== job 9014 ==
==> flow/design.v <==
module bldc_esc #(parameter DATA_WIDTH = 16,parameter debounce = 3)(
  input clk,              		 
  input reset,            		 
  input pwm_en,						 
  input encoder_a,  				 
  input encoder_b,  				 
  input [DATA_WIDTH-1:0] pwm_period,	 
  input [DATA_WIDTH-1:0] period_reference,	 
  input [DATA_WIDTH-1:0] Kp_ext, 
  input [DATA_WIDTH-1:0] Ki_ext, 
  input [DATA_WIDTH-1:0] Kd_ext, 
  input override_internal_pid,		 
  output reg motor_positive,   		 
  output reg motor_negative 			 
);
  reg motor_pwm;
  reg [DATA_WIDTH-1:0] pwm_counter;
  reg [DATA_WIDTH-1:0] pwm_duty_cycle;
  reg [1:0]encoder_state;
  reg [1:0]prev_encoder_state;
  reg [1:0]pwm_direction;
  reg [DATA_WIDTH-1:0] period_speed ; 
  reg [DATA_WIDTH-1:0] speed_ctr;
  reg [DATA_WIDTH-1:0] Kp ;
  reg [DATA_WIDTH-1:0] Ki ;
  reg [DATA_WIDTH-1:0] Kd ;
  reg signed[DATA_WIDTH-1:0] error;
  reg signed[(DATA_WIDTH)-1:0] integral;
  reg signed[DATA_WIDTH-1:0] derivative;
  reg signed [(DATA_WIDTH)-1:0] pid_output;
  reg signed[DATA_WIDTH-1:0] previous_error;
  reg [2:0] encoder_a_shift_reg;
  reg encoder_a_reg;
  reg [2:0] encoder_b_shift_reg;
  reg encoder_b_reg;
 always @(posedge clk or posedge reset) begin
    if (reset) begin
        integral <= 16'b0;
        pwm_counter <= {DATA_WIDTH{1'b0}};
        encoder_state <= 2'b0;
        prev_encoder_state <= 2'b0;
        pwm_direction<=2'b00;
        motor_positive<=1'b0;
        motor_negative<=1'b0;
        Kp <= 16'd1;
        Ki <= 16'd0;
        Kd <= 16'd0;
        speed_ctr<={DATA_WIDTH{1'b0}};
        previous_error <= {DATA_WIDTH{1'b0}};
        error<=8'b0;
        period_speed <= 16'b0;
        pid_output <= 16'b0;
        derivative <= 16'b0;
        pwm_duty_cycle <= 16'b0;
        motor_pwm <= 1'b0;
        encoder_a_shift_reg <= 3'b0;
        encoder_a_reg <= 1'b0;
        encoder_b_shift_reg <= 3'b0;
        encoder_b_reg <= 1'b0;
    end 
    else begin
        encoder_a_shift_reg <= {encoder_a_shift_reg[debounce-2:0],encoder_a};
        if (encoder_a_shift_reg == {debounce{1'b0}} || encoder_a_shift_reg == {debounce{1'b1}})begin
            encoder_a_reg <= encoder_a_shift_reg[0];
        end
        encoder_b_shift_reg <= {encoder_b_shift_reg[debounce-2:0],encoder_b};
        if (encoder_b_shift_reg == {debounce{1'b0}} || encoder_b_shift_reg == {debounce{1'b1}})begin
            encoder_b_reg <= encoder_b_shift_reg[0];
        end
        pid_output <= Kp * error + Ki * integral + Kd * derivative;	 
        if(pid_output<1) begin			 
			pwm_duty_cycle<=pwm_period;
		end 
		else if (pid_output>pwm_period) begin	 
			pwm_duty_cycle<=1;
		end 
		else begin
			pwm_duty_cycle<= pid_output;	 
		end
        derivative <= error - previous_error;
        if (integral + error > 2047) begin  
            integral <= 2047;  
        end 
        else if (integral + error < -2048) begin
            integral <= -2048; 
        end 
        else begin
            integral <= integral + error;  
        end
        previous_error<=error;
        error <= period_reference - period_speed;
        motor_pwm <= (pwm_counter < pwm_duty_cycle) & pwm_en;  
        if (pwm_counter == pwm_period) begin
            pwm_counter <= 16'd0;
        end
        else begin
            pwm_counter <= pwm_counter + 1;
        end
        encoder_state <= {encoder_a_reg, encoder_b_reg};
        prev_encoder_state <= encoder_state;
        case ({encoder_state, prev_encoder_state})
            4'b0100, 4'b1101,4'b1011: begin 
                pwm_direction<=2'b10;
            end
            4'b1000,4'b1110,4'b0111: begin 
                pwm_direction<=2'b01;
            end
            4'b1100, 4'b0011, 4'b1001,4'b0110: begin 
                pwm_direction<=2'b00;
            end
            default: begin
                pwm_direction<=pwm_direction; 
            end
        endcase
        if(pwm_en==1'b0)begin
            motor_positive<=1'b0;
            motor_negative<=1'b0;
		end 
		else begin
            case(pwm_direction)
                2'b00: begin
      				if(period_reference>32767) begin  
						motor_positive<=1'b0;
						motor_negative<=motor_pwm;
					end
					else begin
						motor_positive<=motor_pwm;
						motor_negative<=1'b0;
					end
                end 
                2'b01:begin
                    motor_positive<=1'b0;
                    motor_negative<=motor_pwm;
                end
                2'b10:begin
                    motor_positive<=motor_pwm;
                    motor_negative<=1'b0;
                end
                default: begin
                    motor_positive <= 1'b0;
                    motor_negative <= 1'b0;
                end
            endcase
        end
		if(override_internal_pid) begin
			Kp<=Kp_ext;
			Ki<=Ki_ext;
			Kd<=Kd_ext;
		end 
		else begin
			Kp<=Kp;
			Ki<=Ki;
			Kd<=Kd;
		end
      if((prev_encoder_state[0]==1'b0 && encoder_a_reg==1'b1) || speed_ctr==16'h00ff) begin
            period_speed<=speed_ctr;
            speed_ctr<={DATA_WIDTH{1'b0}};
        end else begin
            speed_ctr<=speed_ctr+1;
        end
    end
 end
endmodule
Settings: LEC_CHECK=0, CAP_MARGIN=20, CELL_PAD_IN_SITES_DETAIL_PLACEMENT=0, CORE_ASPECT_RATIO=1.26, CORE_MARGIN=2, CORE_UTILIZATION=72, CTS_CLUSTER_DIAMETER=28, CTS_CLUSTER_SIZE=80, GPL_ROUTABILITY_DRIVEN=1, MAX_ROUTING_LAYER=met5, MIN_ROUTING_LAYER=met1, PLACE_DENSITY_LB_ADDON=0.01, SETUP_SLACK_MARGIN=2.16, SLEW_MARGIN=20, TNS_END_PERCENT=55; clock period 7.28 ns.
run.sh (not shown) runs the stock make flow with config.mk's settings and CLKGATE_MAP_FILE=.
Job 9014 | status: complete | timing, DRC, antenna: pass
[inputs] job 7306 vs job 9014
Settings: CTS_CLUSTER_SIZE: 80 -> unset; CORE_ASPECT_RATIO: 1.26 -> 0.9; CTS_CLUSTER_DIAMETER: 28 -> 103; SETUP_SLACK_MARGIN: 2.16 -> 0.8; ABC_AREA: unset -> 1; HOLD_SLACK_MARGIN: unset -> -0.05; the clock period (ns, I/O delays scaled along): 7.28 -> 5.9.
[summary]
- In the flow results for job 9014 and job 7306, the utilization is larger on job 7306.
- In the tables for job 9014 and job 7306, number of clock buffers inserted by TritonCTS reads higher with job 9014.
- Job 7306 — number of signal-net inverters in the final layout 382 higher, job 9014 as reference
- Between job 9014 and job 7306, the cell count went up.
- The relative area change from synthesis to final layout of job 9014 and that of job 7306 are within noise of each other.
- | job 7306 | all stages done | FAIL | setup timing |
- Number of nets in the layout (lower): job 9014
- Share of the synthesized netlist area taken by xor and xnor gates, job 9014 and job 7306: smaller value in job 7306
The inputs of job 6933 differ from those of job 7306 as listed below.
Settings: swapping 0.01 for 0.15 in PLACE_DENSITY_LB_ADDON; clearing ABC_AREA, which used to be 1; clearing HOLD_SLACK_MARGIN, which used to be -0.05; swapping 72 for 60 in CORE_UTILIZATION; swapping 0.9 for 1.26 in CORE_ASPECT_RATIO; swapping 2 for 6 in CORE_MARGIN; swapping 5.9 for 3.6 in the clock period (ns, I/O delays scaled along).
==> comparison <==
The runs compared here, job 7306 and job 6933, all ended either early or with open violations. [job 7306] flow finished | final checks: failed | reasons: setup timing. Going from job 7306 to job 6933, critical path depth shrinks by 6. For the share of final layout cell area taken by non-clock buffers, job 6933 came in 1.2 points higher than job 7306 did. Job 6933 has register-to-register slack below what job 7306 had. Post-synthesis share of cell area spent on and-or and or-and gates: job 6933 and job 7306 compared, lower one is job 7306. Job 7306 → job 6933: clock skew now sits higher; growth of design area from synthesis to finish now sits higher; worst hold slack across all endpoints now sits lower.
For job 6413, these inputs were changed with respect to job 6933:
Settings: changing CELL_PAD_IN_SITES_DETAIL_PLACEMENT from 0 to 1; setting GPL_TIMING_DRIVEN to 0 for the first time; changing CTS_CLUSTER_DIAMETER from 103 to 389; changing CORE_UTILIZATION from 60 to 28; setting ABC_AREA to 1 for the first time; changing MIN_ROUTING_LAYER from met1 to met2; changing the clock period (ns, I/O delays scaled along) from 3.6 to 4.24.
==> comparison <==
- None of the runs job 6933 and job 6413 ends with a clean layout.
- To summarise job 6933: no stage aborted, but the layout did not pass its checks, failing on setup timing.
- Job 6933 was smaller in final cell area than job 6413.
- Compared with job 6933, the detailed router inserted more vias in job 6413.
- [job 6413 vs job 6933] synthesis-to-finish area growth: lower in job 6413
- Job 6413 vs. job 6933: met2 routed wirelength climbed about 37%; total die size higher.
- Between job 6933 and job 6413, the tightest slew margin relative to the limit is lower for job 6413.
- Between job 6933 and job 6413, quantity of I/O buffers inserted on ports is higher for job 6933, job 6413 comes in under that.
- Going from job 6933 to job 6413, mean instance size in the synthesized netlist shrinks by about 15%.
- In the reports for job 6933 and job 6413, the larger multi-input combinational cell area belongs to job 6933.
- Number of logic gates in job 6413 is 11% above job 6933.
[inputs] job 6603 vs job 6413
Settings: MIN_ROUTING_LAYER: met2 -> met1; GPL_TIMING_DRIVEN: 0 -> unset; CELL_PAD_IN_SITES_DETAIL_PLACEMENT: 1 -> 0; CORE_UTILIZATION: 28 -> 72; CORE_MARGIN: 6 -> 2; ABC_AREA: 1 -> unset; CTS_CLUSTER_DIAMETER: 389 -> 103; the clock period (ns, I/O delays scaled along): 4.24 -> 7.36.
Findings:
- Job 6603 | stages: all done | timing, DRC, antenna: all pass
- Diff job 6413 and job 6603: final cell count lower in job 6603
- Changes observed in job 6603 relative to job 6413: met1 routing resource usage after global routing climbed 46 points; yosys synthesis chip area dropped about 5%; die size dropped 0.059 mm².
- Re critical path depth: job 6413 and job 6603 aren't equal, and the higher value belongs to job 6413.
- Taking job 6413 as the reference, in job 6603 final worst clock skew went down by 22 ps, total global-route track usage went up by 15 points, sequential share of layout area went up by 2.2 points, average footprint of a synthesized cell went up by 18%.
- Looking at final setup violation count, job 6603 sits 13 lower than job 6413 does.
